==> inputs of v32 <==
// DiscriminantCalculator
module DiscriminantCalculator(
    input signed [31:0] SphereX,
    input signed [31:0] SphereY,
    input signed [31:0] SphereZ,
    input [31:0] SphereRadius,
    input signed [31:0] RayStartX,
    input signed [31:0] RayStartY,
    input signed [31:0] RayStartZ,
    input signed [31:0] RayDirX,
    input signed [31:0] RayDirY,
    input signed [31:0] RayDirZ,
    output signed [31:0] Discriminant,
    output signed [31:0] B_out,
    output QuickIntersects,
    input CLK,
    input aresetn,
    input InputValid,
    output InputReady,
    output OutputReady
    );
clock: 17.2 ns
lec_check: 0
cap_margin: 5
cell_pad_in_sites_detail_placement: 1
cell_pad_in_sites_global_placement: 2
core_margin: 5
core_utilization: 38
cts_cluster_size: 75
gpl_timing_driven: 1
hold_slack_margin: 0.16
max_routing_layer: met4
slew_margin: 35
run.sh (not shown) runs the stock make flow with config.mk's settings and CLKGATE_MAP_FILE=.
==> v15: changes against v32 <==
CAP_MARGIN = 20   (was 5)
CELL_PAD_IN_SITES_DETAIL_PLACEMENT = not set   (was 1)
CELL_PAD_IN_SITES_GLOBAL_PLACEMENT = not set   (was 2)
CORE_MARGIN = 2   (was 5)
CORE_UTILIZATION = 40   (was 38)
CTS_CLUSTER_DIAMETER = 151   (was not set)
CTS_CLUSTER_SIZE = 16   (was 75)
GPL_TIMING_DRIVEN = not set   (was 1)
HOLD_SLACK_MARGIN = not set   (was 0.16)
MAX_ROUTING_LAYER = not set   (was met4)
SLEW_MARGIN = 20   (was 35)
TNS_END_PERCENT = 15   (was not set)
==> flow/constraint.sdc (replaced) <==
create_clock -name core_clock -period 11.0 [get_ports {CLK}]
set_input_delay 2.2000 -clock core_clock [delete_from_list [all_inputs] [get_ports {CLK}]]
set_output_delay 2.2000 -clock core_clock [all_outputs]
set_load 0.01 [all_outputs]
==> v19: changes against v32 <==
ABC_AREA = 0   (was not set)
CAP_MARGIN = 20   (was 5)
CELL_PAD_IN_SITES_DETAIL_PLACEMENT = not set   (was 1)
CELL_PAD_IN_SITES_GLOBAL_PLACEMENT = not set   (was 2)
CORE_MARGIN = 2   (was 5)
CORE_UTILIZATION = 72   (was 38)
CTS_CLUSTER_SIZE = not set   (was 75)
GPL_TIMING_DRIVEN = not set   (was 1)
HOLD_SLACK_MARGIN = -0.08   (was 0.16)
MAX_ROUTING_LAYER = not set   (was met4)
PLACE_DENSITY = 0.67   (was not set)
SETUP_SLACK_MARGIN = 3.21   (was not set)
SLEW_MARGIN = 20   (was 35)
TNS_END_PERCENT = 5   (was not set)
==> flow/constraint.sdc (replaced) <==
create_clock -name core_clock -period 11.0 [get_ports {CLK}]
set_input_delay 2.2000 -clock core_clock [delete_from_list [all_inputs] [get_ports {CLK}]]
set_output_delay 2.2000 -clock core_clock [all_outputs]
set_load 0.01 [all_outputs]
==> v16: changes against v32 <==
CAP_MARGIN = 20   (was 5)
CELL_PAD_IN_SITES_DETAIL_PLACEMENT = not set   (was 1)
CELL_PAD_IN_SITES_GLOBAL_PLACEMENT = not set   (was 2)
CORE_ASPECT_RATIO = 0.68   (was not set)
CORE_MARGIN = 2   (was 5)
CORE_UTILIZATION = 72   (was 38)
CTS_CLUSTER_DIAMETER = 77   (was not set)
CTS_CLUSTER_SIZE = not set   (was 75)
HOLD_SLACK_MARGIN = -0.08   (was 0.16)
MAX_ROUTING_LAYER = met5   (was met4)
PLACE_DENSITY = 0.95   (was not set)
SETUP_SLACK_MARGIN = 1.05   (was not set)
SLEW_MARGIN = 20   (was 35)
TNS_END_PERCENT = 80   (was not set)
==> flow/constraint.sdc (replaced) <==
create_clock -name core_clock -period 7.52 [get_ports {CLK}]
set_input_delay 1.5040 -clock core_clock [delete_from_list [all_inputs] [get_ports {CLK}]]
set_output_delay 1.5040 -clock core_clock [all_outputs]
set_load 0.01 [all_outputs]
==> summary of the runs <==
In flip-flop count, v32 and v15 do not differ. Between v19 and v32, the lower first-iteration DRC count is in v32 (gap about 90%, measured against v32). The lowest utilization belongs to v32, the highest to v19. Clock skew, lowest first: v15, v19, v32. Synthesized area is the same in v32 and v19. Register-to-register slack: v15 < v19 < v32. v16 failed in global routing, error GRT-0116. v15 finished with timing, DRC and antenna clean. v32 ran to the end with no violations. v19 went through all stages and came out clean. Final cell count: v32 is higher than v15 (0.54%). Against v15, the final area of v19 is higher by about 0.6%. Synthesized cell count is the same in v16 and v15.

==> 07-10 <==
==> flow/design.v <==
`timescale 1ns / 1ps
module DiscriminantCalculator(
    input signed [31:0] SphereX,
    input signed [31:0] SphereY,
    input signed [31:0] SphereZ,
    input [31:0] SphereRadius,
    input signed [31:0] RayStartX,
    input signed [31:0] RayStartY,
    input signed [31:0] RayStartZ,
    input signed [31:0] RayDirX,
    input signed [31:0] RayDirY,
    input signed [31:0] RayDirZ,
    output signed [31:0] Discriminant,
    output signed [31:0] B_out,
    output QuickIntersects,
    input CLK,
    input aresetn,
    input InputValid,
    output InputReady,
    output OutputReady
    );
    parameter waiting = 2'b00;
    parameter reading = 2'b01;
    parameter process = 2'b10;
    parameter process2 = 2'b11;
    logic [1:0] nextState;
    logic [1:0] state;
    logic signed [31:0] dx;
    logic signed [31:0] dy;
    logic signed [31:0] dz;
    logic signed [31:0] discriminant;
    logic signed [31:0] A;
    logic signed [31:0] B;
    logic signed [31:0] C;
    logic signed [31:0] distX;
    logic signed [31:0] distY;
    logic signed [31:0] distZ;
    logic [31:0] sphereRadiusSquared;
    assign InputReady = (state == waiting);
    assign OutputReady = (state == process2);
    assign Discriminant = discriminant;
    assign B_out = B;
    assign QuickIntersects = (discriminant > 0);
    always_ff@(posedge CLK) begin
        if (aresetn == 1'b0) begin
            state <= waiting;
        end else begin
            state <= nextState;
        end
        if (nextState == reading) begin
            dx <= RayDirX;
            dy <= RayDirY;
            dz <= RayDirZ;
            distX <= RayStartX - SphereX;
            distY <= RayStartY - SphereY;
            distZ <= RayStartZ - SphereZ;
            sphereRadiusSquared <= SphereRadius * SphereRadius;
            A <= RayDirX * RayDirX + RayDirY * RayDirY + RayDirZ * RayDirZ;
        end else if (nextState == process) begin
            B <= (dx * distX + dy * distY + dz * distZ) << 1;
            C <= (distX * distX + distY * distY + distZ * distZ) - sphereRadiusSquared;
        end else if (nextState == process2) begin
            discriminant <= B * B - 4 * A * C;
        end         
    end
    always_comb begin
        case (state) 
        waiting:
            if (InputValid) begin
                nextState = reading;
            end else begin
                nextState = waiting;
            end            
        reading:
            nextState = process;
        process:
            nextState = process2;
        process2:
            nextState = waiting;
        endcase
    end
endmodule
==> flow/run.sh <==
#!/bin/bash
# the make line also repeats each setting of config.mk as NAME=value (left out here)
make -C /OpenROAD-flow-scripts/flow DESIGN_CONFIG=/design/flow/config.mk WORK_HOME=/design/flow/orfs CLKGATE_MAP_FILE= finish
==> flow/config.mk <==
export PLATFORM = sky130hd
export DESIGN_NAME = DiscriminantCalculator
export DESIGN_NICKNAME = DiscriminantCalculator
export VERILOG_FILES = /design/flow/design.v
export SDC_FILE = /design/flow/constraint.sdc
export NUM_CORES = 4
export LEC_CHECK = 0
export CAP_MARGIN = 35
export CORE_MARGIN = 2
export CORE_UTILIZATION = 72
export HOLD_SLACK_MARGIN = 0.3
export PLACE_DENSITY = 0.67
export SETUP_SLACK_MARGIN = -0.52
export SLEW_MARGIN = 20
==> flow/constraint.sdc <==
create_clock -name core_clock -period 7.31 [get_ports {CLK}]
set_input_delay 1.4620 -clock core_clock [delete_from_list [all_inputs] [get_ports {CLK}]]
set_output_delay 1.4620 -clock core_clock [all_outputs]
set_load 0.01 [all_outputs]
==> inputs of 06-23, as changes to 07-10 <==
Settings changed: ABC_AREA set to 1, CAP_MARGIN 35 to 20, CORE_ASPECT_RATIO set to 0.5, CTS_CLUSTER_DIAMETER set to 376, CTS_CLUSTER_SIZE set to 98, HOLD_SLACK_MARGIN 0.3 to unset, PLACE_DENSITY 0.67 to 0.42, SETUP_SLACK_MARGIN -0.52 to unset, TNS_END_PERCENT set to 5.
==> flow/constraint.sdc (replaced) <==
create_clock -name core_clock -period 6.61 [get_ports {CLK}]
set_input_delay 1.3220 -clock core_clock [delete_from_list [all_inputs] [get_ports {CLK}]]
set_output_delay 1.3220 -clock core_clock [all_outputs]
set_load 0.01 [all_outputs]
==> inputs of 10-01, as changes to 07-10 <==
Settings changed: ABC_AREA set to 0, CAP_MARGIN 35 to 20, HOLD_SLACK_MARGIN 0.3 to -0.08, SETUP_SLACK_MARGIN -0.52 to 1.8.
==> flow/constraint.sdc (replaced) <==
create_clock -name core_clock -period 11.0 [get_ports {CLK}]
set_input_delay 2.2000 -clock core_clock [delete_from_list [all_inputs] [get_ports {CLK}]]
set_output_delay 2.2000 -clock core_clock [all_outputs]
set_load 0.01 [all_outputs]
==> deck_impl_summary.md <==
Run Summary

Global route
  • Global Route met1 Usage: 0.671

Status
  • Status: stopped before the end
  • Stop stage: 5_1_grt
  • Stop err: [ERROR GRT-0232] Routing congestion too high. Check the congestion heatmap in the GUI.

Yosys
  • Yosys cell count: ~22000
  • Top cells by count: inv_1, nand2_1, fa_1
That was 06-23.
==> deck_impl_summary.md <==
Implementation Results

Final timing
  • Setup violations, final: about 90
  • Setup ws final: -1.77 ns

Status
  • Status: complete, but fails checks
  • Fail Reasons: setup timing
That was 07-10.
==> deck_impl_summary.md <==
Implementation Results

Final layout
  • Final instance area: approximately 0.19 mm²

Yosys
  • Top cells by count: inv_1, fa_1, nand2_1

Global route
  • Global Route met1 Usage: 0.554

Status
  • Status: finished clean
That was 10-01.
